File: flow/run.sh
#!/bin/bash
# the make line also repeats each setting of config.mk as NAME=value (left out here)
make -C /OpenROAD-flow-scripts/flow DESIGN_CONFIG=/design/flow/config.mk WORK_HOME=/design/flow/orfs CLKGATE_MAP_FILE= finish
File: flow/config.mk
export PLATFORM = sky130hd
export DESIGN_NAME = mat_mul
export DESIGN_NICKNAME = mat_mul
export VERILOG_FILES = /design/flow/design.v
export SDC_FILE = /design/flow/constraint.sdc
export NUM_CORES = 4
export LEC_CHECK = 0
export CAP_MARGIN = 20
export CORE_MARGIN = 2
export CORE_UTILIZATION = 8
export PLACE_DENSITY = 0.6
export SLEW_MARGIN = 20
File: flow/constraint.sdc
create_clock -name core_clock -period 15.3 [get_ports {s00_axi_aclk}]
set_input_delay 3.0600 -clock core_clock [delete_from_list [all_inputs] [get_ports {s00_axi_aclk}]]
set_output_delay 3.0600 -clock core_clock [all_outputs]
set_load 0.01 [all_outputs]
File: flow/design.v
`timescale 1ns / 1ps
module mat_mul #
	(
        parameter integer DIM_LOG = 2,     
        parameter integer DIM = 2**DIM_LOG,
        parameter integer SIZE = DIM*DIM,
        parameter integer SIZE_LOG = 2*DIM_LOG,
        parameter integer DATA_WIDTH = 32
    )
    (
		input wire  s00_axi_aclk,
		input wire  s00_axi_aresetn,
		output wire  s00_axis_tready,
		input wire [DATA_WIDTH-1 : 0] s00_axis_tdata,
		input wire  s00_axis_tlast,
        input wire  s00_axis_tvalid,
		output wire  m00_axis_tvalid,
        output wire [DATA_WIDTH-1 : 0] m00_axis_tdata,
        output wire [(DATA_WIDTH/8)-1 : 0] m00_axis_tstrb,
        output wire  m00_axis_tlast,
        input wire  m00_axis_tready,
        input wire sel,
        input wire start
    );
	reg busy;               
	reg item_done;          
	reg matrix_done;        
	reg start_transfer;     
	reg transfer;           
	reg last_transfer;      
	reg mac_enable;         
    reg [DATA_WIDTH-1 : 0] mem_A [0 : SIZE-1];  
    reg [DATA_WIDTH-1 : 0] mem_B [0 : SIZE-1];  
    reg [DATA_WIDTH-1 : 0] mem_R [0 : SIZE-1];  
    reg [DATA_WIDTH-1 : 0] mat_A;    
    reg [DATA_WIDTH-1 : 0] mat_B;    
    reg [DATA_WIDTH-1 : 0] mat_R;    
    reg [SIZE_LOG-1 : 0] addr_stream_in;     
    reg [SIZE_LOG-1 : 0] addr_stream_out;    
    wire [SIZE_LOG-1 : 0] addr_A;    
    wire [SIZE_LOG-1 : 0] addr_B;    
    reg [SIZE_LOG-1 : 0] addr_R;     
    reg [DIM_LOG-1 : 0] row_cnt;     
    reg [DIM_LOG-1 : 0] col_cnt;     
    reg [DIM_LOG-1 : 0] tmp_cnt;     
    wire [DATA_WIDTH-1 : 0] mad;     
    reg [DATA_WIDTH-1 : 0] mac;      
    assign s00_axis_tready = !busy && !transfer && !start_transfer;  
    always @ (posedge s00_axi_aclk) begin
        if (!s00_axi_aresetn || s00_axis_tlast)
            addr_stream_in <= 0;
        else if (s00_axis_tready && s00_axis_tvalid)  
            addr_stream_in <= addr_stream_in + 1 ;  
    end
    always @ (posedge s00_axi_aclk) begin 
        if (!busy && !transfer && !start_transfer && s00_axis_tready && s00_axis_tvalid && !sel)  
            mem_A [addr_stream_in] <= s00_axis_tdata;
        if (busy)  
            mat_A <= mem_A [addr_A];
    end
    always @ (posedge s00_axi_aclk) begin
        if (!busy && !transfer && !start_transfer && s00_axis_tready && s00_axis_tvalid && sel)  
            mem_B [addr_stream_in] <= s00_axis_tdata;
        if (busy)  
            mat_B <= mem_B [addr_B];
    end
    assign m00_axis_tstrb = 4'hf;    
    assign m00_axis_tdata = mat_R;        
    assign m00_axis_tlast = last_transfer;        
    assign m00_axis_tvalid = transfer;       
    wire load_R = start_transfer || (transfer && m00_axis_tready && !last_transfer);
    always @ (posedge s00_axi_aclk) begin
        if (!s00_axi_aresetn || busy )  
            addr_stream_out <= 0;
        else if (load_R)  
            addr_stream_out <= addr_stream_out + 1 ;  
    end
    always @ (posedge s00_axi_aclk) begin
        if (!s00_axi_aresetn)
            start_transfer <= 0;
        else
            start_transfer <= matrix_done ;  
    end
    always @ (posedge s00_axi_aclk) begin
        if (!s00_axi_aresetn || (last_transfer && m00_axis_tready) )  
            transfer <= 0;
        else if (start_transfer)  
            transfer <= 1;
    end
    always @ (posedge s00_axi_aclk) begin
        if (!s00_axi_aresetn)
            last_transfer <= 0;
        else if (load_R)
            last_transfer <= (addr_stream_out == SIZE - 1) ;
        else if (transfer && m00_axis_tready)
            last_transfer <= 0;  
    end
    always @ (posedge s00_axi_aclk) begin
        if (item_done)  
            mem_R [addr_R] <= mad;  
        if (load_R)  
            mat_R <= mem_R [addr_stream_out];
    end
    always @ (posedge s00_axi_aclk) begin
        if (!s00_axi_aresetn || matrix_done )  
            busy <= 0;
        else if (start)  
            busy <= 1'b1;
    end
    always @ (posedge s00_axi_aclk) begin
        if (!s00_axi_aresetn)
            item_done <= 0;
        else
            item_done <= (tmp_cnt == DIM - 1) ;  
    end
    always @ (posedge s00_axi_aclk) begin
        if (!s00_axi_aresetn)
            matrix_done <= 0;
        else
            matrix_done <= (col_cnt == DIM-1) && (row_cnt == DIM-1) && (tmp_cnt == DIM-1) ;  
    end
    always @ (posedge s00_axi_aclk) begin
        if (!s00_axi_aresetn || (tmp_cnt == DIM ) || start )  
            tmp_cnt <= 0;
        else if (busy)  
            tmp_cnt <= tmp_cnt + 1;
    end
    always @ (posedge s00_axi_aclk) begin
        if (!s00_axi_aresetn || col_cnt==DIM && tmp_cnt==DIM || start )  
            col_cnt <= 0;
        else if (tmp_cnt==DIM -1 && col_cnt<DIM)  
            col_cnt <= col_cnt + 1;
    end
    always @ (posedge s00_axi_aclk) begin
        if (!s00_axi_aresetn || row_cnt==DIM && col_cnt==DIM && tmp_cnt==DIM || start )  
            row_cnt <= 0;
        else if (tmp_cnt==DIM -1 && col_cnt==DIM-1 && row_cnt<DIM)  
            row_cnt <= row_cnt + 1;
    end
    assign addr_A = row_cnt * DIM + tmp_cnt ;  
    assign addr_B = tmp_cnt * DIM + col_cnt ;  
    always @ (posedge s00_axi_aclk) begin
        if (!s00_axi_aresetn || start)
            addr_R <= 0;
        else if (item_done)  
            addr_R <= addr_R + 1;  
    end
    assign mad = mat_A * mat_B + mac;
    always @ (posedge s00_axi_aclk) begin
       if (!s00_axi_aresetn || item_done || start )  
           mac <= 0;
       else if (mac_enable)
           mac <= mad ;  
    end
    always @ (posedge s00_axi_aclk) begin
       if (!s00_axi_aresetn)
           mac_enable <= 0;
       else
           mac_enable <= busy ;  
    end
endmodule
==> results of run 1 <==
## cell type report
type | count | area, um2
diodes | 26 | 65.1
clock buffers | 180 | 3930
clock inverters | 77 | 734
fillers | 112714 | 891000
inverters | 509 | 1910
multi-input cells | 2004 | 27100
flip-flops and latches | 1689 | 50200
well taps | 13248 | 16600
repair buffers | 168 | 1310
## layer usage
metal	GRT usage [%]	up-vias	wire, um
li1	-	16358	-
met1	5.81	21075	98200
met2	5.71	1343	86400
met3	1.36	262	19100
met4	0.625	24	3090
met5	0	-	168
## metrics by stage
stage / setup WS (ns) / instance area [um2] / utilization [%] / cells
global placement: 6.93 / 97100 / 9.79 / 17618
global route: 6.73 / 102000 / 10.2 / 17875
detailed placement: 6.90 / 97200 / 9.79 / 17618
floorplan: 7.93 / 79700 / - / 4421
CTS: 6.85 / 102000 / 10.3 / 17875
finish: 7.16 / 102000 / 10.3 / 17901
==> flow_summary.toml, run 1 <==
# flow metrics
[status]
status = "finished clean"

[worst_setup_path]
rr_startpoint = "mat_B[6]"
criticalPathCategory = "flop to flop"
cp.buffers_inverters = 6
path_cells = "and2_1 -> fa_1 -> fa_1 -> fa_1 -> inv_1 -> fa_1 -> inv_1 -> fa_1 -> inv_1 -> fa_1 -> inv_1 -> fa_1 -> inv_1 -> fa_1 -> inv_1 -> ha_1 -> nand4_1 -> or2_1 -> o31ai_2 -> a31oi_4 -> o21bai_2 -> xor2_2"
slowest_delay_ns = 0.99
path_max_fanout = 26
cp.required_ns = 15.78
start_kind = "flop"
crit_top_cell = "fa_1"
cp-startpoint = "mat_B[6]"
r2r-end = "mem_R[14][30]"
r2r_setup_slack_ns = 7.16
worstPathArrival_ns = 8.62
worstSetupEndpoint = "mem_R[14][30]"
cp.depth = 22
critPathSlowestCell = "edfxtp_1"
cp-end-kind = "flop"
path_delay_family = "adder cells"
r2r_cells = 22

[floorplanning]
fp-row-count = 366
die_y_um = 1000
chip_area_mm2 = 1.00
die_w_um = 1000
fp_util_pct = 8.02
ios = 78
core_mm2 = 0.993

[logic_synthesis]
synth_seq_share_pct = 63.0
syn_area_mm2 = 0.0797
edf_count = 1632
yosysWarnings = 1
yosysUniqueCellTypes = 56
mux_share_pct = 14.0
ff_type = "edfxtp_1"
ys_cells = 4418
top_cell = "edfxtp_1"
synth-xor-area-share_pct = 1.10
async_flop_share_pct = 0
yosys_area_mm2 = 0.0797
synth-compound-area-share_pct = 0.801
ys_sh_adder_pct = 13.1
yosysTopAreaCell = "edfxtp_1"
top_logic_kind = "multiplexers"
synth.top_cell.area_share_pct = 61.5
simple_gate_share_pct = 4.53
postSynthCellCount = 4418
ys_ff = 1689
avgSynthCellArea_um2 = 18.0
topCellsByArea = "edfxtp_1 (62%), mux4_2 (14%), fa_1 (11%)"
top_cells_by_count = "edfxtp_1 (1632), inv_1 (508), mux4_2 (480)"

[place]
place.detailed.hpwl_um = 126000
gp_congestion = 0.754
port_buffers = 73

[final_timing]
tightest_slew_ns = 1.04
timing.fmax_mhz = 123
slew_headroom_pct = 30.9
rsz0062_at_grt = "no"
fin_tns_setup_ns = 0
post-route-min-period_ns = 8.14
finalSetupViolCount = 0
period_used_pct = 53.2
hold_viol_final = 0
drv_slew = 0
worst_hold_slack_ns = 0.418
finalClockSkew_ns = 0.0640

[layout]
nets = 5136
area_delta_synth_final_pct = 27.8

[clock_network]
ctsHtreeMaxLevel = 4
cts_tree = "built"
cts_hold_buf = 0
clk_pin_slew_ns = 0.07
clock_path_buffers = 4
numCtsBuffers = 151
cts_sinks = 1689
root_buffer = "clkbuf_16"
cts_setup_buffers = 0
insertion_delay_ns = 0.85
ctsResizeCount = 0

[detailed_routing]
drtAntennaViolNets = 0
via_per_inst = 2.18
drtPass1Iterations = 5
drtIter0Drc = 3914
finalWirelength_um = 207000
vias = 39062
wl_per_cell_um = 11.6
drc = 0

[run]
max_cap_viol_count = 0
log.warning_count = 33

[hold_path]
hold_path_class = "flop to flop"
hold_end = "busy"
min_from = "matrix_done"
hold_depth = 1

[global_routing]
grt-ovfl-total = 0
groute.usage.overall_pct = 3.98
grt_pass1_wl_um = 297000
antenna_found_initial = 66
first_global_vias = 40848
grt_max_degree = 99
==> inputs of run 2 (changes only) <==
- CELL_PAD_IN_SITES_GLOBAL_PLACEMENT: not set -> 3
- CORE_ASPECT_RATIO: not set -> 1.14
- CORE_UTILIZATION: 8 -> 40
- GPL_ROUTABILITY_DRIVEN: not set -> 0
- GPL_TIMING_DRIVEN: not set -> 1
- MAX_ROUTING_LAYER: not set -> met4
- MIN_ROUTING_LAYER: not set -> met2
- SETUP_SLACK_MARGIN: not set -> 2.97
- SLEW_MARGIN: 20 -> 15
- clock period: 15.3 -> 10.0 ns (I/O delays scaled with it)
==> run 2 against run 1 <==
  * First-iteration DRC count up 64%
  * Clock skew up 0.00087 ns
  * Critical path depth up 2
  * Flip-flop count unchanged
  * Worst hold slack worse by 0.014 ns
  * Die area down 80%
  * Routed wire length up 10%
  * Global-route usage up 31 points
  * Final cell count down 58%
  * Highest routed layer is now met4
==> flow_summary.toml, run 2 <==
# flow metrics
[status]
status = "finished clean"

[hold_path]
min_from = "matrix_done"
hold_path_class = "flop to flop"
hold_depth = 1
hold_end = "busy"

[worst_setup_path]
r2r_setup_slack_ns = 2.55
slowest_delay_ns = 0.72
cp-end-kind = "flop"
worstSetupEndpoint = "mem_R[14][29]"
cp.required_ns = 10.59
cp-startpoint = "mat_A[24]"
cp.depth = 24
worstPathArrival_ns = 8.04
path_delay_family = "adder cells"
rr_startpoint = "mat_A[24]"
criticalPathCategory = "flop to flop"
r2r_cells = 24
start_kind = "flop"
crit_top_cell = "fa_1"
r2r-end = "mem_R[14][29]"
path_cells = "nand2_1 -> fa_1 -> fa_1 -> inv_1 -> fa_1 -> inv_1 -> fa_1 -> inv_1 -> fa_1 -> inv_1 -> fa_1 -> fa_1 -> fa_1 -> inv_2 -> ha_4 -> a21o_1 -> a21oi_2 -> nand2b_1 -> a21oi_2 -> a21oi_4 -> buf_6 -> o41ai_4 -> xnor2_4 -> clkbuf_16"
critPathSlowestCell = "edfxtp_1"
cp.buffers_inverters = 7
path_max_fanout = 8

[detailed_routing]
vias = 51050
drtAntennaViolNets = 0
drtPass1Iterations = 5
drtIter0Drc = 6418
via_per_inst = 6.78
drc = 0
wl_per_cell_um = 30.3
finalWirelength_um = 228000

[floorplanning]
ios = 78
fp-row-count = 174
die_y_um = 480
core_mm2 = 0.197
die_w_um = 422
chip_area_mm2 = 0.203
fp_util_pct = 40.3

[clock_network]
clock_path_buffers = 3
root_buffer = "clkbuf_16"
insertion_delay_ns = 0.87
cts_hold_buf = 0
ctsHtreeMaxLevel = 4
cts_sinks = 1689
cts_tree = "built"
numCtsBuffers = 176
clk_pin_slew_ns = 0.06

[place]
place.detailed.hpwl_um = 134000
port_buffers = 73

[logic_synthesis]
topCellsByArea = "edfxtp_1 (62%), mux4_2 (14%), fa_1 (11%)"
ys_sh_adder_pct = 13.1
top_cell = "edfxtp_1"
edf_count = 1632
syn_area_mm2 = 0.0797
top_logic_kind = "multiplexers"
yosys_area_mm2 = 0.0797
avgSynthCellArea_um2 = 18.0
async_flop_share_pct = 0
top_cells_by_count = "edfxtp_1 (1632), inv_1 (508), mux4_2 (480)"
simple_gate_share_pct = 4.53
ys_cells = 4418
synth_seq_share_pct = 63.0
synth.top_cell.area_share_pct = 61.5
postSynthCellCount = 4418
mux_share_pct = 14.0
synth-compound-area-share_pct = 0.801
yosysWarnings = 1
ff_type = "edfxtp_1"
synth-xor-area-share_pct = 1.10
yosysUniqueCellTypes = 56
ys_ff = 1689
yosysTopAreaCell = "edfxtp_1"

[global_routing]
antenna_found_initial = 0
grt_use_met3_pct = 43.9
grt_pass1_wl_um = 326000
groute.usage.overall_pct = 35.2
first_global_vias = 62247
grt_max_degree = 86
top_usage_layer = "met3"
grtUsageMet2_pct = 42.7
grt_util_met1_pct = 0
grt-ovfl-total = 0

[final_timing]
slew_headroom_pct = 27.2
period_used_pct = 74.5
rsz0062_at_grt = "yes"
fin_tns_setup_ns = 0
hold_viol_final = 0
post-route-min-period_ns = 7.45
drv_slew = 0
finalSetupViolCount = 0
tightest_slew_ns = 1.09
finalClockSkew_ns = 0.0649
timing.fmax_mhz = 134

[layout]
nets = 5349
comb_area_mm2 = 0.0279
regArea_mm2 = 0.0502
fillCellCount = 16955
area_delta_synth_final_pct = 16.1

[run]
log.warning_count = 37
max_cap_viol_count = 0
run 2: layer usage:
layer	up-vias	part of all wire (%)	wire, um
met2	15270	56	128000
met3	694	40	91600
met4	0	3.8	8600
li1	16756	-	-
met1	18330	0	0
met5	-	0	0
run 2: final cells by class:
type,instances,share of cell area (%)
Timing Repair Buffer,356,3.96
Clock inverter,94,0.934
Antenna cell,15,0.0406
Clock buffer,224,5.00
Tap cell,2640,3.57
Multi-Input combinational cell,2004,30.1
Sequential cell,1689,54.3
Inverter,509,2.07
run 2: per-stage QoR:
step | cell area [um2] | utilization [%] | std cells | hold WS (ns) | setup slack (ns)
after floorplan | 79700 | - | 4421 | 0.389 | 2.86
after global placement | 84200 | 42.6 | 7036 | 0.408 | 1.60
after detailed placement | 84200 | 42.6 | 7037 | 0.404 | 1.57
after CTS | 91300 | 46.2 | 7461 | 0.414 | 2.46
after global routing | 92400 | 46.8 | 7516 | 0.427 | 2.28
final | 92500 | 46.8 | 7531 | 0.404 | 2.55
run 2: repair_timing:
item / CTS / global route
pin swaps: 41 / 81
endpoints found under the hold margin: 0 / 0
buffers inserted: 103 / 36
cloned: 3 / 3
setup endpoints to repair: 340 / 281
gates resized: 93 / 93
==> inputs of run 3 (changes only) <==
- CELL_PAD_IN_SITES_GLOBAL_PLACEMENT: 3 -> not set
- CORE_ASPECT_RATIO: 1.14 -> not set
- CORE_UTILIZATION: 40 -> 24
- GPL_ROUTABILITY_DRIVEN: 0 -> not set
- GPL_TIMING_DRIVEN: 1 -> not set
- MAX_ROUTING_LAYER: met4 -> not set
- MIN_ROUTING_LAYER: met2 -> not set
- SETUP_SLACK_MARGIN: 2.97 -> not set
- SLEW_MARGIN: 15 -> 20
- clock period: 10.0 -> 12.5 ns (I/O delays scaled with it)
==> run 3 against run 2 <==
  * Still clean on timing, DRC and antenna
  * Register-to-register slack better by 1.6 ns
  * Count of clock-buffer cells in the layout shrank 17
  * Global-route usage decreased by 24 points
==> flow_summary.toml, run 3 <==
# flow metrics
[status]
status = "finished clean"

[layout]
nets = 5147
area_delta_synth_final_pct = 14.3
stdcell_area_mm2 = 0.0911
fin_cells = 9022

[floorplanning]
die_w_um = 580
fp-row-count = 211
fp_util_pct = 24.1
ios = 78
chip_area_mm2 = 0.336
core_mm2 = 0.330
die_y_um = 580

[detailed_routing]
drtIter0Drc = 3548
finalWirelength_um = 189000
drtPass1Iterations = 7
drc = 0
via_per_inst = 4.31
drtAntennaViolNets = 0
vias = 38929
wl_per_cell_um = 21.0

[run]
log.warning_count = 36
max_cap_viol_count = 0

[logic_synthesis]
yosysTopAreaCell = "edfxtp_1"
ys_cells = 4418
top_cell = "edfxtp_1"
synth-compound-area-share_pct = 0.801
yosys_area_mm2 = 0.0797
top_logic_kind = "multiplexers"
syn_area_mm2 = 0.0797
synth_seq_share_pct = 63.0
ys_ff = 1689
synth.top_cell.area_share_pct = 61.5
yosysUniqueCellTypes = 56
mux_share_pct = 14.0
avgSynthCellArea_um2 = 18.0
topCellsByArea = "edfxtp_1 (62%), mux4_2 (14%), fa_1 (11%)"
synth-xor-area-share_pct = 1.10
edf_count = 1632
simple_gate_share_pct = 4.53
top_cells_by_count = "edfxtp_1 (1632), inv_1 (508), mux4_2 (480)"
ff_type = "edfxtp_1"
postSynthCellCount = 4418
ys_sh_adder_pct = 13.1
yosysWarnings = 1
async_flop_share_pct = 0

[worst_setup_path]
r2r_cells = 25
criticalPathCategory = "flop to flop"
start_kind = "flop"
worstSetupEndpoint = "mem_R[14][25]"
path_max_fanout = 29
cp.buffers_inverters = 6
cp-startpoint = "mat_B[3]"
critPathSlowestCell = "edfxtp_1"
path_delay_family = "adder cells"
rr_startpoint = "mat_B[3]"
cp-end-kind = "flop"
cp.required_ns = 12.97
worstPathArrival_ns = 8.81
crit_top_cell = "fa_1"
r2r-end = "mem_R[14][25]"
slowest_delay_ns = 0.99
r2r_setup_slack_ns = 4.17
cp.depth = 25

[hold_path]
hold_depth = 2
hold_path_class = "flop to flop"
min_from = "mac[4]"
hold_end = "mac[4]"

[final_timing]
finalClockSkew_ns = 0.0789
slew_headroom_pct = 18.7
period_used_pct = 66.6
hold_viol_final = 0
finalSetupViolCount = 0
post-route-min-period_ns = 8.33
layout_setup_ws_ns = 4.17
tightest_slew_ns = 1.21
drv_slew = 0
worst_hold_slack_ns = 0.494
rsz0062_at_grt = "no"
fin_tns_setup_ns = 0
timing.fmax_mhz = 120

[clock_network]
insertion_delay_ns = 0.84
ctsResizeCount = 0
clock_path_buffers = 4
cts_sinks = 1689
numCtsBuffers = 165
cts_hold_buf = 0
root_buffer = "clkbuf_16"
ctsHtreeMaxLevel = 4
clk_pin_slew_ns = 0.07
cts_tree = "built"
cts_setup_buffers = 0

[global_routing]
antenna_found_initial = 23
groute.usage.overall_pct = 11.1
first_global_vias = 41534
grt_pass1_wl_um = 282000
grt-ovfl-total = 0
grt_max_degree = 101

[place]
gp_congestion = 0.812
port_buffers = 73
place_inst = 8733
dpl_worst_slack_ns = 3.94
place.detailed.hpwl_um = 111000
placed_area_mm2 = 0.0860
## run 3: metal layers
| layer | vias up | part of all wire [%] | GRT usage, % |
|---|---|---|---|
| met3 | 248 | 6.0 | 1.83 |
| li1 | 16388 | - | - |
| met1 | 21154 | 45 | 15.8 |
| met2 | 1131 | 48 | 18.1 |
| met5 | - | 0.026 | 0 |
| met4 | 8 | 1.6 | 2.02 |
## run 3: through the flow
stage | util [%]
after detailed placement | 26.0
after global routing | 27.6
after floorplan | -
after global placement | 26.0
final | 27.6
after CTS | 27.6
## run 3: final cells by class
type                            instances  area (um2)
Clock inverter                         77         746
Antenna cell                            5        12.5
Fill cell                           32690      239000
Multi-Input combinational cell       2004       27100
Timing Repair Buffer                  165        1320
Clock buffer                          207        4330
Sequential cell                      1689       50200
Tap cell                             4366        5460
Inverter                              509        1910
==> inputs of run 4 (changes only) <==
- ABC_AREA: not set -> 1
- CORE_UTILIZATION: 24 -> 72
- CTS_CLUSTER_SIZE: not set -> 90
- PLACE_DENSITY: 0.6 -> not set
- PLACE_DENSITY_LB_ADDON: not set -> 0.07
- SETUP_SLACK_MARGIN: not set -> 1.72
- clock period: 12.5 -> 5.9 ns (I/O delays scaled with it)
==> run 4 against run 3 <==
  * Now fails the layout checks on negative setup slack
  * Register-to-register slack got worse by 5.2 ns
  * Design area is 4.3% higher
  * Flip-flop count unchanged
  * Worst hold slack worse by 0.0098 ns
  * Setup slack got worse by 5.2 ns
  * First-iteration DRC count increased by 75%
  * Synthesized cell count grew 56%
  * Utilization rose by 54 points
  * Count of clock-buffer cells in the layout is 5 higher
  * Critical path depth increased by 1
  * Critical path type unchanged
==> flow_summary.toml, run 4 <==
# flow metrics
[layout]
stdcell_area_mm2 = 0.0950
fin_cells = 8776
fin_util_pct = 82.1
nets = 7732
area_delta_synth_final_pct = 13.5

[final_timing]
rsz0062_at_grt = "yes"
finalSetupViolCount = 390
layout_setup_ws_ns = -0.997
post-route-min-period_ns = 6.90
period_used_pct = 117
timing.fmax_mhz = 145
drv_slew = 0
tightest_slew_ns = 1.18
finalClockSkew_ns = 0.0723
worst_hold_slack_ns = 0.484
hold_viol_final = 0
slew_headroom_pct = 21.1

[worst_setup_path]
criticalPathCategory = "flop to flop"
cp.buffers_inverters = 8
cp.depth = 26
slowest_delay_ns = 0.54
r2r_setup_slack_ns = -1.0
critPathSlowestCell = "fa_1"
rr_startpoint = "mat_B[2]"
cp-end-kind = "flop"
cp.required_ns = 6.43
path_delay_family = "adder cells"
worstPathArrival_ns = 7.42
crit_top_cell = "fa_1"
start_kind = "flop"
worstSetupEndpoint = "mem_R[7][29]"
r2r_cells = 26
r2r-end = "mem_R[7][29]"
path_max_fanout = 9
cp-startpoint = "mat_B[2]"

[global_routing]
grt-ovfl-total = 0
grt_pass1_wl_um = 318000
antenna_found_initial = 12
first_global_vias = 54273
groute.usage.overall_pct = 36.1
grt_max_degree = 211

[logic_synthesis]
top_cell = "edfxtp_1"
topCellsByArea = "edfxtp_1 (59%), fa_1 (10%), inv_1 (5.2%)"
avgSynthCellArea_um2 = 12.2
ys_cells = 6873
synth.top_cell.area_share_pct = 58.6
synth_seq_share_pct = 59.9
async_flop_share_pct = 0
ys_ff = 1689
edf_count = 1632
synth-xor-area-share_pct = 0.459
top_logic_kind = "adder cells"
top_cells_by_count = "edfxtp_1 (1632), inv_1 (1166), nand2_1 (848)"
simple_gate_share_pct = 6.37
yosys_area_mm2 = 0.0837
yosysUniqueCellTypes = 51
synth-compound-area-share_pct = 9.49
syn_area_mm2 = 0.0837
mux_share_pct = 3.91
ys_sh_adder_pct = 12.5
postSynthCellCount = 6873
yosysTopAreaCell = "edfxtp_1"
yosysWarnings = 1
ff_type = "edfxtp_1"

[clock_network]
clk_pin_slew_ns = 0.06
numCtsBuffers = 163
cts_hold_buf = 0
insertion_delay_ns = 0.81
ctsHtreeMaxLevel = 4
cts_tree = "built"
clock_path_buffers = 3
root_buffer = "clkbuf_16"
cts_sinks = 1689

[floorplanning]
die_y_um = 345
ios = 78
fp-row-count = 125
fp_util_pct = 72.3
chip_area_mm2 = 0.119
die_w_um = 345
core_mm2 = 0.116

[hold_path]
hold_end = "start_transfer"
min_from = "matrix_done"
hold_depth = 2
hold_path_class = "flop to flop"

[place]
port_buffers = 73
place_inst = 8440
place.detailed.hpwl_um = 130000
placed_area_mm2 = 0.0888
gp_congestion = 0.912

[run]
max_cap_viol_count = 0
log.warning_count = 60

[detailed_routing]
finalWirelength_um = 212000
drc = 0
drtPass1Iterations = 6
drtIter0Drc = 6193
wl_per_cell_um = 24.1
via_per_inst = 6.17
vias = 54179
drtAntennaViolNets = 0

[status]
so.violations = "negative setup slack"
status = "failed layout checks"
-- run 4: metal layers --
layer,global-route usage (%),share of wire [%],vias to the layer above
li1,-,-,23894
met1,46.8,36,26751
met2,59.9,50,2954
met3,6.00,9.2,570
met4,18.3,5.5,10
met5,0,0.030,-
-- run 4: metrics by stage --
step | TNS, ns | worst slack, ns
after detailed placement | -308.17 | -1.09
final | -260.99 | -0.997
after global routing | -340.39 | -1.25
after global placement | -281.19 | -1.00
after floorplan | -123.10 | -0.670
after CTS | -253.02 | -0.926
-- run 4: cell type report --
| class | instances | area, um2 |
|---|---|---|
| Multi-Input combinational cell | 3607 | 28700 |
| Inverter | 1180 | 4450 |
| Clock inverter | 84 | 963 |
| Tap cell | 1524 | 1910 |
| Timing Repair Buffer | 478 | 4410 |
| Fill cell | 6130 | 20800 |
| Antenna cell | 2 | 5.00 |
| Sequential cell | 1689 | 50200 |
| Clock buffer | 212 | 4340 |
-- run 4: repair_timing --
action | 4_1_cts | 5_1_grt
gates cloned | 4 | 2
resized | 100 | 54
setup buffers | 24 | 7
setup endpoints to repair | 476 | 477
pin swaps | 49 | 19
==> inputs of run 5 (changes only) <==
- ABC_AREA: 1 -> not set
- CORE_ASPECT_RATIO: not set -> 1.14
- CORE_UTILIZATION: 72 -> 40
- CTS_CLUSTER_SIZE: 90 -> not set
- PLACE_DENSITY: not set -> 0.6
- PLACE_DENSITY_LB_ADDON: 0.07 -> not set
- SETUP_SLACK_MARGIN: 1.72 -> 2.97
- SLEW_MARGIN: 20 -> 15
- clock period: 5.9 -> 10.0 ns (I/O delays scaled with it)
==> run 5 against run 4 <==
  * The run now finishes clean
  * Via count is 27% lower
  * Final cell count fell by 14%
  * Register-to-register slack improved by 3.6 ns
  * Setup slack better by 3.6 ns
  * Die area up 70%
  * Worst hold slack got worse by 0.073 ns
  * Fmax decreased by 7.2%
  * Flip-flop count did not move
  * Sequential share of layout area grew 1.4 points
  * Critical path type unchanged
==> flow_summary.toml, run 5 <==
# flow metrics
[status]
status = "finished clean"

[place]
port_buffers = 73
gp_congestion = 0.849
place.detailed.hpwl_um = 116000
placed_area_mm2 = 0.0840

[logic_synthesis]
ff_type = "edfxtp_1"
top_cells_by_count = "edfxtp_1 (1632), inv_1 (508), mux4_2 (480)"
top_logic_kind = "multiplexers"
topCellsByArea = "edfxtp_1 (62%), mux4_2 (14%), fa_1 (11%)"
simple_gate_share_pct = 4.53
mux_share_pct = 14.0
async_flop_share_pct = 0
yosys_area_mm2 = 0.0797
syn_area_mm2 = 0.0797
yosysUniqueCellTypes = 56
avgSynthCellArea_um2 = 18.0
edf_count = 1632
ys_cells = 4418
ys_sh_adder_pct = 13.1
yosysTopAreaCell = "edfxtp_1"
synth_seq_share_pct = 63.0
synth-compound-area-share_pct = 0.801
synth.top_cell.area_share_pct = 61.5
synth-xor-area-share_pct = 1.10
ys_ff = 1689
top_cell = "edfxtp_1"
postSynthCellCount = 4418
yosysWarnings = 1

[global_routing]
grt-ovfl-total = 0
grtUsageMet2_pct = 33.8
grt_pass1_wl_um = 284000
groute.usage.overall_pct = 19.1
antenna_found_initial = 11
top_usage_layer = "met2"
grt_max_degree = 99
grt_use_met3_pct = 2.56
first_global_vias = 42428
grt_util_met1_pct = 25.2

[detailed_routing]
drtAntennaViolNets = 0
finalWirelength_um = 192000
via_per_inst = 5.25
drtPass1Iterations = 5
drc = 0
drtIter0Drc = 3722
wl_per_cell_um = 25.5
vias = 39525

[worst_setup_path]
path_max_fanout = 11
critPathSlowestCell = "fa_1"
slowest_delay_ns = 0.54
rr_startpoint = "mat_B[4]"
cp.required_ns = 10.55
cp.depth = 28
cp.buffers_inverters = 13
cp-startpoint = "mat_B[4]"
r2r_cells = 28
crit_top_cell = "fa_1"
r2r-end = "mem_R[13][28]"
worstPathArrival_ns = 7.98
worstSetupEndpoint = "mem_R[13][28]"
r2r_setup_slack_ns = 2.57
cp-end-kind = "flop"
path_delay_family = "adder cells"
start_kind = "flop"
criticalPathCategory = "flop to flop"

[clock_network]
clock_path_buffers = 3
root_buffer = "clkbuf_16"
clk_pin_slew_ns = 0.07
cts_sinks = 1689
ctsHtreeMaxLevel = 4
numCtsBuffers = 166
cts_tree = "built"
insertion_delay_ns = 0.82

[final_timing]
fin_tns_setup_ns = 0
finalSetupViolCount = 0
tightest_slew_ns = 1.13
period_used_pct = 74.3
slew_headroom_pct = 24.5
rsz0062_at_grt = "yes"
drv_slew = 0
timing.fmax_mhz = 135
post-route-min-period_ns = 7.43
hold_viol_final = 0
finalClockSkew_ns = 0.0624

[layout]
area_delta_synth_final_pct = 16.2
fillCellCount = 16747
nets = 5359
stdcell_area_mm2 = 0.0926

[run]
max_cap_viol_count = 0
log.warning_count = 36

[floorplanning]
ios = 78
die_w_um = 422
core_mm2 = 0.197
die_y_um = 480
fp_util_pct = 40.3
fp-row-count = 174
chip_area_mm2 = 0.203

[hold_path]
hold_end = "busy"
hold_path_class = "flop to flop"
hold_depth = 1
min_from = "matrix_done"
[run 5: timing repair]
item,4_1_cts,5_1_grt
pin swaps,32,89
resized,121,95
hold buffers,0,0
endpoints found under the setup margin,305,306
gates cloned,13,2
buffers inserted,139,32
[run 5: layout make-up]
class,count,area [um2],share of cell area (%)
sequential,1689,50200,54.2
inverter,509,1910,2.06
tap,2640,3300,3.57
clock inverter,97,1060,1.15
clock buffer,206,4400,4.75
antenna,3,7.51,0.00811
multi-input combinational,2007,28000,30.2
timing repair buffer,373,3730,4.03
[run 5: per-layer routing]
| metal | part of all wire (%) | routed length, um |
|---|---|---|
| met1 | 41 | 78700 |
| met2 | 53 | 101000 |
| met3 | 4.8 | 9140 |
| met4 | 1.6 | 3040 |
| met5 | 0 | 0 |
[run 5: metrics by stage]
stage               worst slack [ns]  hold slack, ns  std cells  utilization, %
floorplan                       2.86           0.389       4421               -
global placement                1.95           0.391       7016            42.5
detailed placement              1.81           0.406       7018            42.6
CTS                             2.68           0.415       7473            46.4
global route                    2.40           0.424       7522            46.9
finish                          2.57           0.411       7524            46.9
==> inputs of run 6 (changes only) <==
- ABC_AREA: not set -> 1
- CAP_MARGIN: 20 -> 5
- CELL_PAD_IN_SITES_DETAIL_PLACEMENT: not set -> 1
- CELL_PAD_IN_SITES_GLOBAL_PLACEMENT: not set -> 1
- CORE_ASPECT_RATIO: 1.14 -> not set
- CORE_UTILIZATION: 40 -> 30
- CTS_CLUSTER_SIZE: not set -> 25
- GPL_ROUTABILITY_DRIVEN: not set -> 1
- GPL_TIMING_DRIVEN: not set -> 0
- HOLD_SLACK_MARGIN: not set -> 0.08
- MIN_ROUTING_LAYER: not set -> met2
- PLACE_DENSITY: 0.6 -> 0.4
- SETUP_SLACK_MARGIN: 2.97 -> 1.7
- SLEW_MARGIN: 15 -> 20
- TNS_END_PERCENT: not set -> 40
- clock period: 10.0 -> 6.76 ns (I/O delays scaled with it)
==> run 6 against run 5 <==
  * The layout now fails its checks (negative setup slack)
  * Flip-flop count did not move
  * Area after synthesis rose by 5.1%
  * Global-route usage rose by 16 points
  * Routed wire length rose by 77%
  * Die area rose by 40%
  * Clock skew rose by 0.038 ns
  * Design area rose by 10%
==> flow_summary.toml, run 6 <==
# flow metrics
[status]
status = "failed layout checks"
so.violations = "negative setup slack"

[logic_synthesis]
yosysUniqueCellTypes = 51
async_flop_share_pct = 0
yosysWarnings = 1
yosysTopAreaCell = "edfxtp_1"
yosys_area_mm2 = 0.0837
ys_ff = 1689
ys_cells = 6873
synth-xor-area-share_pct = 0.459
simple_gate_share_pct = 6.37
edf_count = 1632
top_cells_by_count = "edfxtp_1 (1632), inv_1 (1166), nand2_1 (848)"
synth_seq_share_pct = 59.9
top_logic_kind = "adder cells"
ys_sh_adder_pct = 12.5
avgSynthCellArea_um2 = 12.2
mux_share_pct = 3.91
synth.top_cell.area_share_pct = 58.6
ff_type = "edfxtp_1"
postSynthCellCount = 6873
top_cell = "edfxtp_1"
syn_area_mm2 = 0.0837
topCellsByArea = "edfxtp_1 (59%), fa_1 (10%), inv_1 (5.2%)"
synth-compound-area-share_pct = 9.49

[worst_setup_path]
critPathSlowestCell = "fa_1"
crit_top_cell = "fa_1"
r2r_setup_slack_ns = -0.73
r2r_cells = 29
slowest_delay_ns = 0.58
start_kind = "flop"
worstSetupEndpoint = "mem_R[15][29]"
cp.buffers_inverters = 11
cp-startpoint = "mat_B[2]"
criticalPathCategory = "flop to flop"
path_max_fanout = 5
cp-end-kind = "flop"
r2r-end = "mem_R[15][29]"
path_delay_family = "adder cells"
worstPathArrival_ns = 8.13
cp.depth = 29
cp.required_ns = 7.40
rr_startpoint = "mat_B[2]"

[detailed_routing]
vias = 73005
drtPass1Iterations = 7
drtIter0Drc = 10206
wl_per_cell_um = 30.0
drc = 0
finalWirelength_um = 340000
via_per_inst = 6.43
drtAntennaViolNets = 0

[hold_path]
min_from = "matrix_done"
hold_end = "busy"
hold_path_class = "flop to flop"
hold_depth = 1

[floorplanning]
die_w_um = 532
fp-row-count = 193
ios = 78
fp_util_pct = 30.2
chip_area_mm2 = 0.283
die_y_um = 532
core_mm2 = 0.277

[clock_network]
cts_hold_buf = 0
clock_path_buffers = 4
numCtsBuffers = 203
insertion_delay_ns = 0.95
cts_tree = "built"
clk_pin_slew_ns = 0.06
ctsHtreeMaxLevel = 4
root_buffer = "clkbuf_16"
cts_sinks = 1689

[global_routing]
antenna_found_initial = 0
first_global_vias = 85750
grt_pass1_wl_um = 467000
groute.usage.overall_pct = 35.2
grt_max_degree = 55
grt-ovfl-total = 0

[run]
log.warning_count = 36
max_cap_viol_count = 0

[final_timing]
tightest_slew_ns = 1.17
drv_slew = 0
post-route-min-period_ns = 7.49
timing.fmax_mhz = 134
finalClockSkew_ns = 0.100
layout_setup_ws_ns = -0.729
rsz0062_at_grt = "yes"
finalSetupViolCount = 321
slew_headroom_pct = 22.2
period_used_pct = 111
hold_viol_final = 0

[layout]
fillCellCount = 29229
area_delta_synth_final_pct = 22.1
nets = 8065

[place]
gp_congestion = 0.890
place.detailed.hpwl_um = 238000
port_buffers = 73
dpl_worst_slack_ns = -2.39
run 6: area by class of cell:
class | instances | area [um2] | area share (%)
flip-flops and latches | 1689 | 50200 | 49.1
multi-input cells | 3607 | 29200 | 28.5
clock buffers | 266 | 5350 | 5.23
repair buffers | 366 | 4980 | 4.87
well taps | 3705 | 4640 | 4.54
inverters | 1180 | 4440 | 4.35
plain buffers | 405 | 2640 | 2.58
clock inverters | 100 | 756 | 0.739
diodes | 29 | 72.6 | 0.0710
run 6: routing by layer:
layer / global-route usage (%) / part of all wire (%) / vias up
met3: 48.0 / 43 / 1336
met2: 42.4 / 52 / 21609
met1: - / 0 / 25445
met4: 4.16 / 4.8 / 62
met5: 7.29 / 0.76 / -
li1: - / - / 24553
run 6: through the flow:
stage	TNS, ns	hold WS [ns]	instances	util, %	instance area [um2]
after floorplan	0	0.400	6876	-	84200
after global placement	-1950.59	0.420	10654	32.3	89500
after detailed placement	-619.33	0.430	10774	33.4	92600
after CTS	-128.36	0.439	11279	36.6	101000
after global routing	-209.34	0.458	11318	36.9	102000
final	-137.79	0.441	11347	36.9	102000
run 6: timing repair:
| item | CTS | global route |
|---|---|---|
| resized | 350 | 139 |
| cloned | 6 | 5 |
| setup buffers | 133 | 33 |
| endpoints found under the setup margin | 476 | 459 |
| pin swaps | 130 | 32 |
==> inputs of run 7 (changes only) <==
- CAP_MARGIN: 5 -> 20
- CELL_PAD_IN_SITES_DETAIL_PLACEMENT: 1 -> not set
- CELL_PAD_IN_SITES_GLOBAL_PLACEMENT: 1 -> not set
- CORE_UTILIZATION: 30 -> 70
- CTS_CLUSTER_DIAMETER: not set -> 223
- CTS_CLUSTER_SIZE: 25 -> not set
- GPL_ROUTABILITY_DRIVEN: 1 -> not set
- GPL_TIMING_DRIVEN: 0 -> not set
- HOLD_SLACK_MARGIN: 0.08 -> not set
- MIN_ROUTING_LAYER: met2 -> not set
- PLACE_DENSITY: 0.4 -> 0.6
- SETUP_SLACK_MARGIN: 1.7 -> 0.54
- TNS_END_PERCENT: 40 -> not set
- clock period: 6.76 -> 5.68 ns (I/O delays scaled with it)
==> run 7 against run 6 <==
  * Still fails the layout checks on negative setup slack
  * Routed wire length down 38%
  * Design area down 6.9%
  * First-iteration DRC count down 42%
  * Synthesized cell count unchanged
  * Register-to-register slack worse by 0.45 ns
  * Flip-flop count unchanged
  * Count of clock-buffer cells in the layout down 51
  * Fmax up 9.2%
  * Via count down 27%
  * Critical path depth down 3
==> flow_summary.toml, run 7 <==
# flow metrics
[worst_setup_path]
criticalPathCategory = "flop to flop"
worstPathArrival_ns = 7.37
r2r_cells = 26
start_kind = "flop"
path_max_fanout = 5
cp-end-kind = "flop"
cp.buffers_inverters = 8
slowest_delay_ns = 0.56
cp.required_ns = 6.19
critPathSlowestCell = "fa_1"
r2r_setup_slack_ns = -1.18
r2r-end = "mem_R[13][29]"
cp-startpoint = "mat_B[4]"
worstSetupEndpoint = "mem_R[13][29]"
cp.depth = 26
crit_top_cell = "fa_1"
rr_startpoint = "mat_B[4]"
path_delay_family = "adder cells"

[final_timing]
tightest_slew_ns = 1.11
period_used_pct = 121
layout_setup_ws_ns = -1.18
slew_headroom_pct = 25.8
finalClockSkew_ns = 0.0519
hold_viol_final = 0
fin_tns_setup_ns = -338.49
rsz0062_at_grt = "yes"
post-route-min-period_ns = 6.86
drv_slew = 0
finalSetupViolCount = 391
timing.fmax_mhz = 146

[clock_network]
root_buffer = "clkbuf_16"
cts_hold_buf = 0
clk_pin_slew_ns = 0.06
cts_tree = "built"
ctsHtreeMaxLevel = 4
insertion_delay_ns = 0.82
numCtsBuffers = 165
clock_path_buffers = 3
cts_sinks = 1689

[logic_synthesis]
synth-xor-area-share_pct = 0.459
async_flop_share_pct = 0
yosys_area_mm2 = 0.0837
ys_sh_adder_pct = 12.5
edf_count = 1632
ys_ff = 1689
top_logic_kind = "adder cells"
mux_share_pct = 3.91
ff_type = "edfxtp_1"
avgSynthCellArea_um2 = 12.2
syn_area_mm2 = 0.0837
top_cell = "edfxtp_1"
synth_seq_share_pct = 59.9
yosysUniqueCellTypes = 51
synth-compound-area-share_pct = 9.49
top_cells_by_count = "edfxtp_1 (1632), inv_1 (1166), nand2_1 (848)"
yosysTopAreaCell = "edfxtp_1"
yosysWarnings = 1
simple_gate_share_pct = 6.37
ys_cells = 6873
postSynthCellCount = 6873
topCellsByArea = "edfxtp_1 (59%), fa_1 (10%), inv_1 (5.2%)"
synth.top_cell.area_share_pct = 58.6

[global_routing]
grt_util_met1_pct = 45.9
first_global_vias = 53283
grt-ovfl-total = 0
antenna_found_initial = 7
grt_pass1_wl_um = 316000
grt_max_degree = 140
grtUsageMet2_pct = 58.1
top_usage_layer = "met2"
grt_use_met3_pct = 5.58
groute.usage.overall_pct = 34.9

[status]
so.violations = "negative setup slack"
status = "failed layout checks"

[detailed_routing]
wl_per_cell_um = 23.8
drtIter0Drc = 5923
via_per_inst = 6.03
drc = 0
drtPass1Iterations = 6
drtAntennaViolNets = 0
vias = 53420
finalWirelength_um = 211000

[layout]
area_delta_synth_final_pct = 13.7
fin_util_pct = 80.4
nets = 7737

[floorplanning]
chip_area_mm2 = 0.122
fp_util_pct = 70.7
core_mm2 = 0.118
die_y_um = 350
die_w_um = 350
ios = 78
fp-row-count = 126

[place]
port_buffers = 73
dpl_worst_slack_ns = -1.33
place.detailed.hpwl_um = 131000
gp_congestion = 0.915

[hold_path]
hold_end = "mac[0]"
min_from = "mac[0]"
hold_depth = 2
hold_path_class = "flop to flop"

[run]
max_cap_viol_count = 0
log.warning_count = 56
[run 7: timing repair]
item / in CTS / in global routing
setup buffers: 15 / 8
cloned: 3 / 2
pin swaps: 30 / 31
endpoints found under the setup margin: 424 / 425
resized: 62 / 81
[run 7: cell type report]
type,instances,area [um2]
Fill cell,6815,23200
Timing Repair Buffer,483,4550
Sequential cell,1689,50200
Clock inverter,81,858
Clock buffer,215,4450
Multi-Input combinational cell,3605,28700
Antenna cell,4,10.0
Tap cell,1600,2000
Inverter,1180,4440
[run 7: stage by stage]
stage               hold slack (ns)  instance area (um2)  std cells
global placement              0.454                89000       8529
floorplan                     0.400                84200       6876
detailed placement            0.459                89000       8529
CTS                           0.483                94800       8843
finish                        0.486                95200       8857
global route                  0.503                95200       8854
[run 7: metal layers]
metal	vias to the layer above	share of wire (%)
li1	23947	-
met1	26550	38
met2	2428	49
met3	487	8.3
met4	8	4.5
met5	-	0.026
==> inputs of run 8 (changes only) <==
- ABC_AREA: 1 -> 0
- CORE_MARGIN: 2 -> 3
- CORE_UTILIZATION: 70 -> 72
- CTS_CLUSTER_DIAMETER: 223 -> 243
- GPL_ROUTABILITY_DRIVEN: not set -> 1
- HOLD_SLACK_MARGIN: not set -> 0.05
- MAX_ROUTING_LAYER: not set -> met4
- PLACE_DENSITY: 0.6 -> not set
- PLACE_DENSITY_LB_ADDON: not set -> 0.04
- SETUP_SLACK_MARGIN: 0.54 -> 0.07
- clock period: 5.68 -> 4.05 ns (I/O delays scaled with it)
==> run 8 against run 7 <==
  * The layout still fails its checks (negative setup slack)
  * Via count decreased by 12%
  * Routed wire length increased by 20%
  * Clock skew increased by 0.023 ns
  * Utilization increased by 4.0 points
  * Fmax decreased by 11%
  * Register-to-register slack got worse by 2.5 ns
  * Final cell count decreased by 26%
==> flow_summary.toml, run 8 <==
# flow metrics
[status]
status = "failed layout checks"
so.violations = "negative setup slack"

[worst_setup_path]
cp-startpoint = "mat_A[13]"
cp.required_ns = 4.75
critPathSlowestCell = "o31ai_4"
path_max_fanout = 17
r2r_cells = 27
cp-end-kind = "flop"
rr_startpoint = "mat_A[13]"
start_kind = "flop"
path_delay_family = "adder cells"
worstPathArrival_ns = 8.40
r2r-end = "mac[31]"
crit_top_cell = "fa_1"
cp.depth = 27
worstSetupEndpoint = "mac[31]"
cp.buffers_inverters = 9
criticalPathCategory = "flop to flop"
r2r_setup_slack_ns = -3.64
slowest_delay_ns = 0.73

[clock_network]
insertion_delay_ns = 0.82
cts_tree = "built"
numCtsBuffers = 161
cts_hold_buf = 0
clock_path_buffers = 3
ctsHtreeMaxLevel = 4
clk_pin_slew_ns = 0.13
cts_sinks = 1689
root_buffer = "clkbuf_16"

[logic_synthesis]
avgSynthCellArea_um2 = 18.0
ff_type = "edfxtp_1"
yosys_area_mm2 = 0.0797
yosysUniqueCellTypes = 56
edf_count = 1632
yosysWarnings = 1
mux_share_pct = 14.0
top_cells_by_count = "edfxtp_1 (1632), inv_1 (508), mux4_2 (480)"
topCellsByArea = "edfxtp_1 (62%), mux4_2 (14%), fa_1 (11%)"
async_flop_share_pct = 0
ys_cells = 4418
yosysTopAreaCell = "edfxtp_1"
synth-xor-area-share_pct = 1.10
top_cell = "edfxtp_1"
top_logic_kind = "multiplexers"
postSynthCellCount = 4418
ys_ff = 1689
synth-compound-area-share_pct = 0.801
ys_sh_adder_pct = 13.1
synth.top_cell.area_share_pct = 61.5
syn_area_mm2 = 0.0797
synth_seq_share_pct = 63.0
simple_gate_share_pct = 4.53

[detailed_routing]
drtAntennaViolNets = 0
via_per_inst = 7.21
drtIter0Drc = 7946
vias = 47044
finalWirelength_um = 254000
drtPass1Iterations = 8
drc = 0
wl_per_cell_um = 38.9

[hold_path]
hold_depth = 1
min_from = "s00_axis_tdata[28]"
hold_path_class = "primary input to flop"
hold_end = "mem_A[4][28]"

[floorplanning]
core_mm2 = 0.109
fp-row-count = 121
die_y_um = 339
fp_util_pct = 72.9
chip_area_mm2 = 0.115
ios = 78
die_w_um = 339

[run]
log.warning_count = 39
max_cap_viol_count = 0

[global_routing]
groute.usage.overall_pct = 45.5
grt_pass1_wl_um = 352000
first_global_vias = 48706
antenna_found_initial = 37
grt-ovfl-total = 0
grt_max_degree = 70

[layout]
regArea_mm2 = 0.0502
comb_area_mm2 = 0.0280
fillCellCount = 4440
nets = 5481
area_delta_synth_final_pct = 15.8

[place]
place.detailed.hpwl_um = 131000
port_buffers = 73
dpl_worst_slack_ns = -3.27
gp_congestion = 0.920

[final_timing]
finalSetupViolCount = 493
tightest_slew_ns = 1.20
drv_slew = 0
post-route-min-period_ns = 7.69
hold_viol_final = 0
slew_headroom_pct = 20.0
finalClockSkew_ns = 0.0750
timing.fmax_mhz = 130
worst_hold_slack_ns = 0.504
layout_setup_ws_ns = -3.64
period_used_pct = 190
rsz0062_at_grt = "yes"
==> run 8: repair_timing <==
action                     4_1_cts  5_1_grt
gates cloned                     1        7
pin swaps                       37       79
gates resized                   61      171
setup endpoints to repair      477      493
buffers inserted                24       32
==> run 8: layout make-up <==
| class | instances | share of cell area, % |
|---|---|---|
| Antenna cell | 49 | 0.133 |
| Clock buffer | 196 | 4.57 |
| Clock inverter | 99 | 1.04 |
| Inverter | 509 | 2.07 |
| Multi-Input combinational cell | 2004 | 30.3 |
| Sequential cell | 1689 | 54.4 |
| Tap cell | 1476 | 2.00 |
| Timing Repair Buffer | 503 | 5.47 |
==> run 8: metrics by stage <==
| step | cells | setup TNS, ns | area (um2) | util (%) |
|---|---|---|---|---|
| CTS | 6438 | -1101.69 | 91200 | 83.4 |
| finish | 6525 | -1187.16 | 92300 | 84.4 |
| global route | 6520 | -1238.15 | 92200 | 84.4 |
| global placement | 6118 | -1103.20 | 85500 | 78.2 |
| detailed placement | 6118 | -1128.02 | 85500 | 78.2 |
| floorplan | 4421 | -1044.23 | 80000 | - |
==> run 8: layer usage <==
layer / part of all wire [%] / routed length (um) / up-vias / track usage (%)
met2: 48 / 121000 / 4882 / 69.0
met1: 30 / 75100 / 23499 / 53.3
met3: 14 / 34300 / 1554 / 13.7
met4: 9.2 / 23200 / 0 / 30.5
li1: - / - / 17109 / -
met5: 0 / 0 / - / -
==> inputs of run 9 (changes only) <==
- ABC_AREA: 0 -> not set
- CAP_MARGIN: 20 -> 30
- CELL_PAD_IN_SITES_DETAIL_PLACEMENT: not set -> 0
- CELL_PAD_IN_SITES_GLOBAL_PLACEMENT: not set -> 2
- CORE_ASPECT_RATIO: not set -> 1.44
- CORE_MARGIN: 3 -> 2
- CORE_UTILIZATION: 72 -> 62
- CTS_CLUSTER_DIAMETER: 243 -> not set
- CTS_CLUSTER_SIZE: not set -> 98
- GPL_TIMING_DRIVEN: not set -> 1
- HOLD_SLACK_MARGIN: 0.05 -> not set
- MIN_ROUTING_LAYER: not set -> met1
- PLACE_DENSITY: not set -> 0.6
- PLACE_DENSITY_LB_ADDON: 0.04 -> not set
- SETUP_SLACK_MARGIN: 0.07 -> 2.42
- SLEW_MARGIN: 20 -> 25
- TNS_END_PERCENT: not set -> 15
- clock period: 4.05 -> 10.0 ns (I/O delays scaled with it)
==> run 9 against run 8 <==
  * The run now finishes clean
  * Synthesized cell count is the same
  * Fmax rose by 2.5%
  * Utilization decreased by 14 points
  * Routed wire length is 23% lower
  * Critical path type unchanged
  * Flip-flop count unchanged
  * Die area increased by 15%
==> flow_summary.toml, run 9 <==
# flow metrics
[status]
status = "finished clean"

[clock_network]
numCtsBuffers = 150
ctsHtreeMaxLevel = 4
insertion_delay_ns = 0.79
clk_pin_slew_ns = 0.07
cts_sinks = 1689
clock_path_buffers = 3
cts_tree = "built"
root_buffer = "clkbuf_16"

[worst_setup_path]
worstPathArrival_ns = 8.04
criticalPathCategory = "flop to flop"
cp.depth = 29
start_kind = "flop"
slowest_delay_ns = 0.55
cp.required_ns = 10.53
rr_startpoint = "mat_B[2]"
cp-end-kind = "flop"
cp-startpoint = "mat_B[2]"
critPathSlowestCell = "fa_1"
r2r_setup_slack_ns = 2.49
path_max_fanout = 8
crit_top_cell = "fa_1"
cp.buffers_inverters = 10
worstSetupEndpoint = "mem_R[12][25]"
path_delay_family = "adder cells"
r2r-end = "mem_R[12][25]"
r2r_cells = 29

[logic_synthesis]
yosys_area_mm2 = 0.0797
yosysUniqueCellTypes = 56
yosysTopAreaCell = "edfxtp_1"
topCellsByArea = "edfxtp_1 (62%), mux4_2 (14%), fa_1 (11%)"
synth.top_cell.area_share_pct = 61.5
ys_ff = 1689
mux_share_pct = 14.0
simple_gate_share_pct = 4.53
synth-compound-area-share_pct = 0.801
edf_count = 1632
postSynthCellCount = 4418
async_flop_share_pct = 0
ff_type = "edfxtp_1"
top_cell = "edfxtp_1"
ys_cells = 4418
syn_area_mm2 = 0.0797
top_cells_by_count = "edfxtp_1 (1632), inv_1 (508), mux4_2 (480)"
top_logic_kind = "multiplexers"
avgSynthCellArea_um2 = 18.0
ys_sh_adder_pct = 13.1
yosysWarnings = 1
synth_seq_share_pct = 63.0
synth-xor-area-share_pct = 1.10

[final_timing]
post-route-min-period_ns = 7.51
finalSetupViolCount = 0
tightest_slew_ns = 1.09
finalClockSkew_ns = 0.0441
fin_tns_setup_ns = 0
rsz0062_at_grt = "yes"
period_used_pct = 75.1
slew_headroom_pct = 27.4
timing.fmax_mhz = 133
drv_slew = 0
hold_viol_final = 0

[run]
max_cap_viol_count = 0
log.warning_count = 40

[layout]
fin_util_pct = 70.0
nets = 5263
area_delta_synth_final_pct = 11.8

[detailed_routing]
drtPass1Iterations = 5
vias = 40032
drtAntennaViolNets = 0
drc = 0
finalWirelength_um = 196000
via_per_inst = 6.21
drtIter0Drc = 3604
wl_per_cell_um = 30.4

[place]
place.detailed.hpwl_um = 122000
gp_congestion = 0.832
port_buffers = 73

[floorplanning]
core_mm2 = 0.127
fp_util_pct = 62.6
die_y_um = 434
fp-row-count = 157
die_w_um = 303
chip_area_mm2 = 0.131
ios = 78

[hold_path]
hold_depth = 1
hold_end = "busy"
min_from = "matrix_done"
hold_path_class = "flop to flop"

[global_routing]
first_global_vias = 42298
antenna_found_initial = 17
grt_pass1_wl_um = 285000
grt_max_degree = 128
groute.usage.overall_pct = 31.8
grt-ovfl-total = 0
==> run 9: layout make-up <==
type                       instances  area, um2
antenna                            9       22.5
clock buffer                     185       3980
clock inverter                    88        871
fill                            8125      38200
inverter                         509       1910
multi-input combinational       2004      27200
sequential                      1689      50200
tap                             1669       2090
timing repair buffer             296       2810
==> run 9: layer usage <==
| metal | global-route usage (%) | part of all wire, % | vias to the layer above | routed length (um) |
|---|---|---|---|---|
| met5 | - | 0 | - | 0 |
| met4 | 9.80 | 3.5 | 0 | 6950 |
| met3 | 4.03 | 6.1 | 407 | 11900 |
| met2 | 55.9 | 55 | 1638 | 108000 |
| met1 | 38.4 | 35 | 21374 | 69500 |
| li1 | - | - | 16613 | - |
==> run 9: stage by stage <==
stage / cell area (um2) / setup WS (ns) / hold slack [ns] / cells
after global routing: 89100 / 2.22 / 0.449 / 6447
final: 89100 / 2.49 / 0.431 / 6449
after global placement: 82900 / 1.69 / 0.414 / 6064
after CTS: 88300 / 2.24 / 0.433 / 6387
after detailed placement: 82900 / 1.69 / 0.418 / 6066
after floorplan: 79700 / 2.63 / 0.389 / 4421
==> run 9: repair_timing <==
item / in CTS / in global routing
gates resized: 5 / 42
setup buffers: 48 / 36
hold buffers: 0 / 0
gates cloned: 0 / 3
pin swaps: 1 / 21
setup endpoints to repair: 170 / 170
endpoints found under the hold margin: 0 / 0
==> inputs of run 10 (changes only) <==
- ABC_AREA: not set -> 1
- CAP_MARGIN: 30 -> 20
- CELL_PAD_IN_SITES_DETAIL_PLACEMENT: 0 -> not set
- CELL_PAD_IN_SITES_GLOBAL_PLACEMENT: 2 -> not set
- CORE_ASPECT_RATIO: 1.44 -> not set
- CORE_UTILIZATION: 62 -> 72
- CTS_CLUSTER_DIAMETER: not set -> 223
- CTS_CLUSTER_SIZE: 98 -> not set
- GPL_ROUTABILITY_DRIVEN: 1 -> not set
- GPL_TIMING_DRIVEN: 1 -> not set
- MAX_ROUTING_LAYER: met4 -> not set
- MIN_ROUTING_LAYER: met1 -> not set
- PLACE_DENSITY: 0.6 -> not set
- PLACE_DENSITY_LB_ADDON: not set -> 0.06
- SETUP_SLACK_MARGIN: 2.42 -> -0.25
- SLEW_MARGIN: 25 -> 20
- TNS_END_PERCENT: 15 -> not set
- clock period: 10.0 -> 5.68 ns (I/O delays scaled with it)
==> run 10 against run 9 <==
  * The layout now fails its checks (negative setup slack)
  * Area after synthesis up 5.1%
  * Via count rose by 36%
  * First-iteration DRC count up 74%
  * Final cell count up 36%
  * Die area shrank 9.4%
  * Design area increased by 6.6%
  * Critical endpoint is now mac[26]
  * Global-route usage is 4.3 points higher
  * Count of clock-buffer cells in the layout increased by 19
  * Setup slack got worse by 3.8 ns
  * Worst hold slack better by 0.070 ns
  * Routed wire length grew 8.1%
==> flow_summary.toml, run 10 <==
# flow metrics
[final_timing]
layout_setup_ws_ns = -1.33
drv_slew = 0
period_used_pct = 123
rsz0062_at_grt = "yes"
slew_headroom_pct = 26.1
hold_viol_final = 0
post-route-min-period_ns = 7.01
timing.fmax_mhz = 143
finalSetupViolCount = 391
tightest_slew_ns = 1.11
finalClockSkew_ns = 0.0626

[worst_setup_path]
cp.buffers_inverters = 11
start_kind = "flop"
critPathSlowestCell = "fa_1"
crit_top_cell = "fa_1"
cp-startpoint = "mat_A[15]"
r2r-end = "mac[26]"
path_delay_family = "adder cells"
r2r_setup_slack_ns = -1.33
criticalPathCategory = "flop to flop"
r2r_cells = 32
path_max_fanout = 4
cp.required_ns = 6.40
worstSetupEndpoint = "mac[26]"
rr_startpoint = "mat_A[15]"
cp-end-kind = "flop"
worstPathArrival_ns = 7.73
slowest_delay_ns = 0.54
cp.depth = 32

[clock_network]
cts_tree = "built"
insertion_delay_ns = 0.80
clock_path_buffers = 3
cts_sinks = 1689
root_buffer = "clkbuf_16"
ctsHtreeMaxLevel = 4
numCtsBuffers = 162
clk_pin_slew_ns = 0.06

[floorplanning]
fp-row-count = 125
die_y_um = 345
chip_area_mm2 = 0.119
ios = 78
fp_util_pct = 72.3
core_mm2 = 0.116
die_w_um = 345

[hold_path]
min_from = "mac[0]"
hold_path_class = "flop to flop"
hold_end = "mac[0]"
hold_depth = 2

[place]
place_inst = 8427
port_buffers = 73
gp_congestion = 0.917
place.detailed.hpwl_um = 130000

[logic_synthesis]
ys_cells = 6873
top_cell = "edfxtp_1"
topCellsByArea = "edfxtp_1 (59%), fa_1 (10%), inv_1 (5.2%)"
synth-compound-area-share_pct = 9.49
top_cells_by_count = "edfxtp_1 (1632), inv_1 (1166), nand2_1 (848)"
top_logic_kind = "adder cells"
avgSynthCellArea_um2 = 12.2
yosysTopAreaCell = "edfxtp_1"
synth_seq_share_pct = 59.9
synth.top_cell.area_share_pct = 58.6
yosys_area_mm2 = 0.0837
edf_count = 1632
syn_area_mm2 = 0.0837
yosysWarnings = 1
async_flop_share_pct = 0
yosysUniqueCellTypes = 51
ys_sh_adder_pct = 12.5
ff_type = "edfxtp_1"
postSynthCellCount = 6873
ys_ff = 1689
simple_gate_share_pct = 6.37
mux_share_pct = 3.91
synth-xor-area-share_pct = 0.459

[layout]
nets = 7708
area_delta_synth_final_pct = 13.5
fin_cells = 8760
fin_util_pct = 82.0
fillCellCount = 6182

[detailed_routing]
vias = 54573
drtIter0Drc = 6259
drc = 0
finalWirelength_um = 212000
via_per_inst = 6.23
wl_per_cell_um = 24.2
drtAntennaViolNets = 0
drtPass1Iterations = 9

[global_routing]
grt_pass1_wl_um = 317000
antenna_found_initial = 8
grt_max_degree = 153
groute.usage.overall_pct = 36.0
grt-ovfl-total = 0
first_global_vias = 54368

[run]
log.warning_count = 63
max_cap_viol_count = 0

[status]
status = "failed layout checks"
so.violations = "negative setup slack"
## run 10: metrics by stage
step	setup TNS, ns	area, um2	worst slack (ns)	hold slack (ns)
detailed placement	-396.03	88700	-1.32	0.488
finish	-360.53	95000	-1.33	0.501
floorplan	-199.15	84200	-0.890	0.400
CTS	-340.60	94600	-1.22	0.497
global route	-439.46	95000	-1.51	0.537
global placement	-358.87	88700	-1.15	0.454
## run 10: routing by layer
metal  track usage, %  wire [um]
met1             45.9      74300
met2             60.2     106000
met3             6.27      20100
met4             18.3      12000
met5                0         26
## run 10: cell type report
type	instances	area, um2	area share [%]
timing repair buffer	457	4270	4.49
inverter	1180	4450	4.68
clock buffer	204	4250	4.48
sequential	1689	50200	52.8
antenna	3	7.51	0.00791
clock inverter	98	1160	1.23
tap	1524	1910	2.01
multi-input combinational	3605	28700	30.3
## run 10: repair_timing
item,in CTS,in global routing
gates cloned,2,2
pin swaps,41,58
gates resized,55,86
hold buffers,0,0
hold endpoints to repair,0,0
buffers inserted,18,12
setup endpoints to repair,374,391
